==> flow/design.v (excerpt) <==
module EX (
    input clk,
    input rst_n,
    input en,
    input stage_ID_EX__EX_regwrite,
    input stage_ID_EX__EX_memtoreg,
    input stage_ID_EX__EX_memread,
    input stage_ID_EX__EX_memwrite,
    input stage_ID_EX__EX_alusrc,
    input [1:0] stage_ID_EX__EX_aluop,
    input stage_ID_EX__EX_regdst,
    input stage_ID_EX__EX_sys_en,
    input [31:0]stage_ID_EX__EX_rs_data,
    input [31:0]stage_ID_EX__EX_rt_data,
    input [4:0]stage_ID_EX__EX_rs_id,
    input [4:0]stage_ID_EX__EX_rt_id,
    input [4:0]stage_ID_EX__EX_rd_id,
    input [31:0]stage_ID_EX__EX_sign_ext,
    input [2:0]stage_ID_EX__EX_funct3,
    input sys__EX_done,
    output reg stage_EX_MEM__MEM_regwrite,
    output reg stage_EX_MEM__MEM_memtoreg,
    output reg stage_EX_MEM__MEM_memread,
    output reg stage_EX_MEM__MEM_memwrite,
    output reg [31:0] stage_EX_MEM__MEM_alures,
    output reg [31:0] stage_EX_MEM__MEM_store_data,
    output reg [4:0]  stage_EX_MEM__MEM_rd_id,
    output EX__HDUbr_regwrite,
    output EX__HDU_memread,
    output [4:0] EX__HDU_HDUbr_rd_id,
    output reg  EX_stall_for_sys,
    input  FU__EX_rs_wb,
    input  FU__EX_rs_mem,
    input  FU__EX_rt_wb,
    input  FU__EX_rt_mem,
    input [31:0]  WB__EX_for_help,
    input [31:0]  MEM__EX_for_help
);
For scale: about 1800 cells after synthesis, ~280 I/O pins, about 0.013 mm² of cells after synthesis.
Settings: LEC_CHECK=0, CAP_MARGIN=20, CORE_MARGIN=2, CORE_UTILIZATION=58, CTS_CLUSTER_DIAMETER=44, SLEW_MARGIN=20, TNS_END_PERCENT=5; clock period 2.86 ns.
run.sh (not shown) runs the stock make flow with config.mk's settings and CLKGATE_MAP_FILE=.
The starting point ended with an error in 5_1_grt with GRT-0116.
Edit:
Settings changed: CORE_UTILIZATION 58 to 40, CTS_CLUSTER_DIAMETER 44 to not set, TNS_END_PERCENT 5 to not set.
Clock period 2.86 ns to 5.12 ns, I/O delays scaled along.
- Now the flow completed without violations
- synthesized area is unchanged
- die area increases by 44%
- synthesized cell count stays the same
Edit:
Settings changed: ABC_AREA set to 1, CELL_PAD_IN_SITES_DETAIL_PLACEMENT set to 0, GPL_TIMING_DRIVEN set to 0.
Clock period 5.12 ns to 8.66 ns, I/O delays scaled along.
Result: The changed run went through all stages and came out clean. Total power came out lower by 44%. Design area came out lower by about 10%. Critical path depth came out lower by 7. Global-route usage came out higher by 0.65 points. Sequential power came out lower by about 40%. Utilization came out lower by 5.7 points.
Edit:
Settings changed: ABC_AREA 1 to not set, CELL_PAD_IN_SITES_DETAIL_PLACEMENT 0 to not set, CORE_UTILIZATION 40 to 60, CTS_CLUSTER_DIAMETER set to 315, GPL_TIMING_DRIVEN 0 to not set, PLACE_DENSITY set to 0.37.
Clock period 8.66 ns to 6.81 ns, I/O delays scaled along.
Outcome: The changed run completed with no timing, DRC or antenna violations; cell area is lower slightly; synthesized area is higher slightly; global-route usage is higher by 9.7 points; sequential power is higher by about a fifth; via count is lower by roughly a tenth.
Edit:
Settings changed: CORE_UTILIZATION 60 to 66, CTS_CLUSTER_DIAMETER 315 to not set, PLACE_DENSITY 0.37 to not set.
Clock period 6.81 ns to 4.21 ns, I/O delays scaled along.
What happened: Now the flow stopped in 4_1_cts. Synthesized area stays the same. Die area is lower by a little under a tenth. Synthesized cell count stays the same.
Edit:
Settings changed: ABC_AREA set to 1, CORE_UTILIZATION 66 to 64, CTS_CLUSTER_SIZE set to 100.
Clock period 4.21 ns to 4.47 ns, I/O delays scaled along.
Result:
- With this change the flow failed in 5_1_grt, error GRT-0232
- die size grows by 2.3%
- synthesized area shrinks by about 0.7%
- synthesized cell count grows by about 30%

========
== run 1 ==
The RTL this note starts from:
==> flow/design.v <==
module EX (
    input clk,
    input rst_n,
    input en,
    input stage_ID_EX__EX_regwrite,
    input stage_ID_EX__EX_memtoreg,
    input stage_ID_EX__EX_memread,
    input stage_ID_EX__EX_memwrite,
    input stage_ID_EX__EX_alusrc,
    input [1:0] stage_ID_EX__EX_aluop,
    input stage_ID_EX__EX_regdst,
    input stage_ID_EX__EX_sys_en,
    input [31:0]stage_ID_EX__EX_rs_data,
    input [31:0]stage_ID_EX__EX_rt_data,
    input [4:0]stage_ID_EX__EX_rs_id,
    input [4:0]stage_ID_EX__EX_rt_id,
    input [4:0]stage_ID_EX__EX_rd_id,
    input [31:0]stage_ID_EX__EX_sign_ext,
    input [2:0]stage_ID_EX__EX_funct3,
    input sys__EX_done,
    output reg stage_EX_MEM__MEM_regwrite,
    output reg stage_EX_MEM__MEM_memtoreg,
    output reg stage_EX_MEM__MEM_memread,
    output reg stage_EX_MEM__MEM_memwrite,
    output reg [31:0] stage_EX_MEM__MEM_alures,
    output reg [31:0] stage_EX_MEM__MEM_store_data,
    output reg [4:0]  stage_EX_MEM__MEM_rd_id,
    output EX__HDUbr_regwrite,
    output EX__HDU_memread,
    output [4:0] EX__HDU_HDUbr_rd_id,
    output reg  EX_stall_for_sys,
    input  FU__EX_rs_wb,
    input  FU__EX_rs_mem,
    input  FU__EX_rt_wb,
    input  FU__EX_rt_mem,
    input [31:0]  WB__EX_for_help,
    input [31:0]  MEM__EX_for_help
);
localparam S0 = 0;  
localparam S1 = 1;  
wire [31:0] FMP1_out_rs;
wire [31:0] FMP1_out_rt;
wire [31:0] FMP2_out_rs;
wire [31:0] FMP2_out_rt;
wire [31:0] alu_in_rs;
wire [31:0] alu_in_rt;
reg  [31:0] alu_res;
assign FMP1_out_rs = (FU__EX_rs_wb)?WB__EX_for_help:stage_ID_EX__EX_rs_data;
assign FMP1_out_rt = (FU__EX_rt_wb)?WB__EX_for_help:stage_ID_EX__EX_rt_data;
assign FMP2_out_rs = (FU__EX_rs_mem)?MEM__EX_for_help:FMP1_out_rs;
assign FMP2_out_rt = (FU__EX_rt_mem)?MEM__EX_for_help:FMP1_out_rt;
assign alu_in_rs = FMP2_out_rs;
assign alu_in_rt = (stage_ID_EX__EX_alusrc)?stage_ID_EX__EX_sign_ext:FMP2_out_rt;
always@* begin
    case ({stage_ID_EX__EX_aluop,stage_ID_EX__EX_funct3})
        5'b00000: alu_res = alu_in_rs+alu_in_rt;
        5'b01000: alu_res = alu_in_rs+alu_in_rt;
        5'b10000: alu_res = alu_in_rs-alu_in_rt;
        5'b01001: alu_res = alu_in_rs<<alu_in_rt[4:0];
        5'b01101: alu_res = alu_in_rs>>alu_in_rt[4:0];
        5'b10101: alu_res = $signed(alu_in_rs)>>>alu_in_rt[4:0];
        5'b01100: alu_res = alu_in_rs^alu_in_rt;
        5'b01110: alu_res = alu_in_rs|alu_in_rt;
        5'b01111: alu_res = alu_in_rs&alu_in_rt;
        default: alu_res = 32'b0;   
    endcase
end
reg curr_state , next_state;
always@(posedge clk) begin
    if (!rst_n) begin
        curr_state <= 0;
    end
    else begin
        curr_state <= next_state;
    end
end
always@* begin
    next_state = curr_state;
    EX_stall_for_sys = 0;
    case(curr_state) 
        S0: begin
                if (stage_ID_EX__EX_sys_en) begin
                    next_state = S1;
                    EX_stall_for_sys = 1;
                end
        end
        S1: begin
                if(!sys__EX_done)
                    EX_stall_for_sys = 1;
                else begin
                    EX_stall_for_sys = 0;
                    next_state = S0;
                end
        end
    endcase
end
always@(posedge clk) begin
    if(!rst_n) begin
        stage_EX_MEM__MEM_regwrite <= 0;
        stage_EX_MEM__MEM_memtoreg <= 0;
        stage_EX_MEM__MEM_memread <= 0;
        stage_EX_MEM__MEM_memwrite <= 0;
        stage_EX_MEM__MEM_alures <= 0;
        stage_EX_MEM__MEM_store_data <= 0;
        stage_EX_MEM__MEM_rd_id <= 0;
    end
    else begin
        if(en) begin
            stage_EX_MEM__MEM_regwrite <= EX_stall_for_sys?0:stage_ID_EX__EX_regwrite;
            stage_EX_MEM__MEM_memtoreg <= EX_stall_for_sys?0:stage_ID_EX__EX_memtoreg;
            stage_EX_MEM__MEM_memread  <= EX_stall_for_sys?0:stage_ID_EX__EX_memread;
            stage_EX_MEM__MEM_memwrite <= EX_stall_for_sys?0:stage_ID_EX__EX_memwrite;
            stage_EX_MEM__MEM_alures   <= alu_res;
            stage_EX_MEM__MEM_store_data <= FMP2_out_rt;
            stage_EX_MEM__MEM_rd_id      <= stage_ID_EX__EX_regdst?stage_ID_EX__EX_rd_id:stage_ID_EX__EX_rt_id; 
        end
    end
end
assign EX__HDU_HDUbr_rd_id = stage_ID_EX__EX_regdst?stage_ID_EX__EX_rd_id:stage_ID_EX__EX_rt_id;
assign EX__HDU_memread = stage_ID_EX__EX_memread;
assign EX__HDUbr_regwrite = stage_ID_EX__EX_regwrite;
endmodule
clock: 6.3 ns
lec_check: 0
cap_margin: 10
cell_pad_in_sites_global_placement: 0
core_aspect_ratio: 0.72
core_margin: 2
core_utilization: 72
cts_cluster_diameter: 231
cts_cluster_size: 49
gpl_timing_driven: 1
max_routing_layer: met5
setup_slack_margin: 0.61
slew_margin: 20
tns_end_percent: 100
What ended run 1 was a tool error in global routing (5_1_grt); the run never finished.
diff inputs: run 1 => run 2
# run 1
export LEC_CHECK = 0
export CAP_MARGIN = 10
export CELL_PAD_IN_SITES_GLOBAL_PLACEMENT = 0
export CORE_ASPECT_RATIO = 0.72
export CORE_MARGIN = 2
export CORE_UTILIZATION = 72
export CTS_CLUSTER_DIAMETER = 231
export CTS_CLUSTER_SIZE = 49
export GPL_TIMING_DRIVEN = 1
export MAX_ROUTING_LAYER = met5
export SETUP_SLACK_MARGIN = 0.61
export SLEW_MARGIN = 20
export TNS_END_PERCENT = 100
create_clock -name core_clock -period 6.3 [get_ports {clk}]
# run 2
export LEC_CHECK = 0
export CAP_MARGIN = 0
export CELL_PAD_IN_SITES_GLOBAL_PLACEMENT = 1
export CORE_MARGIN = 2
export CORE_UTILIZATION = 53
export CTS_CLUSTER_DIAMETER = 43
export GPL_TIMING_DRIVEN = 1
export MAX_ROUTING_LAYER = met5
export PLACE_DENSITY = 0.48
export SLEW_MARGIN = 20
export TNS_END_PERCENT = 80
create_clock -name core_clock -period 4.23 [get_ports {clk}]
Results
STATUS run=run 2 STAGES=ALL_DONE FINAL_CHECKS=FAILED CAUSE=setup timing
Per the comparison of run 2 with run 1, overall die height grew by 43 um; number of rows created at floorplan grew by 16; synthesized cell count held steady.
Last weighted congestion value of the routability-driven placer | run 2 below run 1
From run 1 to run 2 the numbers moved as follows: number of post-CTS setup repair buffers higher, chip area rose 0.0067 sq mm, width of the chip went down 1.1%.
Here is what was changed in the inputs of run 3 compared with run 2.
# run 2
export LEC_CHECK = 0
export CAP_MARGIN = 0
export CELL_PAD_IN_SITES_GLOBAL_PLACEMENT = 1
export CORE_MARGIN = 2
export CORE_UTILIZATION = 53
export CTS_CLUSTER_DIAMETER = 43
export GPL_TIMING_DRIVEN = 1
export MAX_ROUTING_LAYER = met5
export PLACE_DENSITY = 0.48
export SLEW_MARGIN = 20
export TNS_END_PERCENT = 80
create_clock -name core_clock -period 4.23 [get_ports {clk}]
# run 3
export LEC_CHECK = 0
export CAP_MARGIN = 0
export CELL_PAD_IN_SITES_GLOBAL_PLACEMENT = 0
export CORE_MARGIN = 2
export CORE_UTILIZATION = 58
export CTS_CLUSTER_DIAMETER = 43
export GPL_TIMING_DRIVEN = 1
export MAX_ROUTING_LAYER = met5
export SLEW_MARGIN = 20
export TNS_END_PERCENT = 80
create_clock -name core_clock -period 4.23 [get_ports {clk}]
## What came out
Total cell area at the placement stage: run 2 vs run 3, no meaningful difference. For run 3, the flow was terminated by a tool error in global routing (5_1_grt) and produced no final design. As far as part of the Yosys area used for sequential elements goes, run 3 and run 2 are indistinguishable; the numbers are identical. In the reports for run 3 and run 2, the larger chip footprint belongs to run 2. Run 3 against run 2; die extent in y is down by a few percent.
Inputs modified between run 3 and run 4:
# run 3
export LEC_CHECK = 0
export CAP_MARGIN = 0
export CELL_PAD_IN_SITES_GLOBAL_PLACEMENT = 0
export CORE_MARGIN = 2
export CORE_UTILIZATION = 58
export CTS_CLUSTER_DIAMETER = 43
export GPL_TIMING_DRIVEN = 1
export MAX_ROUTING_LAYER = met5
export SLEW_MARGIN = 20
export TNS_END_PERCENT = 80
create_clock -name core_clock -period 4.23 [get_ports {clk}]
# run 4
export LEC_CHECK = 0
export CAP_MARGIN = 20
export CORE_MARGIN = 2
export CORE_UTILIZATION = 40
export SLEW_MARGIN = 20
create_clock -name core_clock -period 5.1 [get_ports {clk}]
### Flow results
Run 4: no failed stages, no open violations at the end
Diff run 3..run 4 | area figure in the yosys stat output | unchanged
Compared run 4 vs run 3, and pre-CTS worst setup slack is up in run 4.
Delta (run 4 minus run 3): floorplan core area now larger, number of gates given a new drive strength after cts decreased 95.
Status: synthesized instance count parity (run 3, run 4)
In the flow results for run 4 and run 3, the initial core utilization is smaller on run 4.
Run 3 -> run 4: clock sink count delta 0, exact match
Between run 4 and run 3, die size is lower for run 3, run 4 comes in above that.
Power and IR drop assume default switching activity.
